## run A
Design LASER, start of the top module:
module LASER (
    input CLK,
    input RST,
    input [3:0] X,
    input [3:0] Y,
    output reg [3:0] C1X,
    output reg [3:0] C1Y,
    output reg [3:0] C2X,
    output reg [3:0] C2Y,
    output reg DONE);
  parameter DATA_WIDTH      = 4;
  parameter VALID_POINT_NUM = 40;
  parameter VALID_POINT_NUM_BY_FOUR = 10;
  parameter ITER_NUM        = 4;
  parameter VALID_PTS_WIDTH       = 6;
  parameter RADIUS = 4;
  integer idx,depth;
  reg[6:0] currentState, nextState;
  localparam IDLE         = 7'b0000001;
  localparam RD_DATA      = 7'b0000010;
  localparam FIRST_TRY_C1 = 7'b0000100;
  localparam FIND_C2      = 7'b0001000;
  localparam FIND_C1      = 7'b0010000;
  localparam EVAL         = 7'b0100000;
  localparam FINISH         = 7'b1000000;
  wire state_IDLE         = currentState[0];
  wire state_RD_DATA      = currentState[1];
  wire state_FIRST_TRY_C1 = currentState[2];
  wire state_FIND_C2      = currentState[3];
  wire state_FIND_C1      = currentState[4];
  wire state_EVAL         = currentState[5];
  wire state_DONE         = currentState[6];
  reg[5:0] valid_pts_cnt;
  reg[DATA_WIDTH-1:0] row_ptr,col_ptr;
  reg[2:0] iters_cnt ;
  wire[1:0] rd_data_in_switch = valid_pts_cnt[1:0];
  reg[VALID_PTS_WIDTH-1:0] curr_valid_Num_acc_ff;
  reg[VALID_PTS_WIDTH-1:0] best_Num_ff;
  reg[DATA_WIDTH-1:0] bestC1X_ff,bestC1Y_ff,bestC2X_ff,bestC2Y_ff;
  reg[DATA_WIDTH-1:0] valid_pts_X_cir_buf[0:VALID_POINT_NUM_BY_FOUR-1][0:3];
  reg[DATA_WIDTH-1:0] valid_pts_Y_cir_buf[0:VALID_POINT_NUM_BY_FOUR-1][0:3];
  ...
clock: 3.51 ns
lec_check: 0
cap_margin: 20
core_margin: 2
core_utilization: 70
cts_cluster_size: 24
setup_slack_margin: -0.31
slew_margin: 20
run.sh (not shown) runs the stock make flow with config.mk's settings and CLKGATE_MAP_FILE=.
Completing all stages was not enough for run A: its layout failed the final checks because of setup timing.
Edits applied to the flow inputs when going from run A to run B:
Settings: removing SETUP_SLACK_MARGIN (formerly -0.31); removing CTS_CLUSTER_SIZE (formerly 24); changing CORE_UTILIZATION from 70 to 66; changing the clock period (ns, I/O delays scaled along) from 3.51 to 5.43.
## What came out
Run B: complete, dirty (setup timing)
The all-layer global routing usage of run B falls short of that of run A by 17 points.
Diff run A..run B | layout sequential cell count | unchanged
Relative to run A, run B improves routed wire length.
Highest-delay cell along the critical path: sky130_fd_sc_hd__nor2_1 -> run A, sky130_fd_sc_hd__fa_1 -> run B
Compared with run A, in run B final setup skew grew by 0.010 ns, final-stage net count -1.8%, fraction of the core area covered by cells at the end of the flow dropped 8.0 points.
Here is what was changed in the inputs of run C compared with run B.
Settings: swapping 66 for 40 in CORE_UTILIZATION; swapping 5.43 for 6.5 in the clock period (ns, I/O delays scaled along).
### Flow results
Run C went all the way through the flow, and no timing, DRC or antenna check failed. Run C leaves more setup margin than run B. Going from run B to run C, detailed-routing iteration count for the pre-antenna-repair pass went down; post-route cell area went down by 5.3%; final cell count picked up an extra 106. Compared to run B, run C was floorplanned on a bigger die. STATUS sum of net half-perimeters after detailed placement: run C wins against run B.
Setup changes, run C to run D
Settings: putting PLACE_DENSITY_LB_ADDON at 0.24 where nothing was set; putting SETUP_SLACK_MARGIN at 1.57 where nothing was set; swapping 40 for 71 in CORE_UTILIZATION; swapping 6.5 for 5.43 in the clock period (ns, I/O delays scaled along).
Results
- Run D did not run to completion, as it errored out during global routing.
- Run D vs run C — instance area after placement climbed by a few percent
- Comparing run D against run C, there is no change at all in cell count listed in synth_stat.txt.
- Changes observed in run D relative to run C: number of standard-cell rows in the floorplan shrank by 26%; initial cell density of the core now larger; routability congestion estimate from global placement went up; buffers inserted during post-CTS setup optimization rose 15.
Here is what was changed in the inputs of run E compared with run D.
Settings: SETUP_SLACK_MARGIN removed (was 1.57); PLACE_DENSITY_LB_ADDON removed (was 0.24); CORE_UTILIZATION changed from 71 to 31; the clock period (ns, I/O delays scaled along) changed from 5.43 to 7.55.
--- outcome ---
Run E | stages: all done | timing, DRC, antenna: all pass. The chip height in run D is 0.67 times that in run E. In the metrics for run D and run E, the one carrying the higher horizontal die dimension is run E. Of run D and run E, the run reporting the higher post-CTS setup buffer count was run D.
The following lists how run F was set up differently from run E:
Settings: an added PLACE_DENSITY of 0.63; an added CTS_CLUSTER_DIAMETER of 109; a change of CORE_UTILIZATION from 31 to 71; a change of the clock period (ns, I/O delays scaled along) from 7.55 to 5.43.
### Flow results
Run F finished all stages; however, its layout fails the closing checks, the failures being setup timing. Taking run E as the reference, in run F total number of placement rows down about 34%, clock power went up. The highest-power group comes out sequential cells in one run and combinational cells in the other, namely in run E and run F respectively. Going from run E to run F, count of clock-net buffers in the final layout grew by a few percent. Highest clock rate (run F over run E): increase, about 2%. Max power per standard cell area across run E and run F: run F. Lower number of setup violations in the final report among run E and run F: run E.
No activity file was given, so power comes from the tool's default toggle rates.
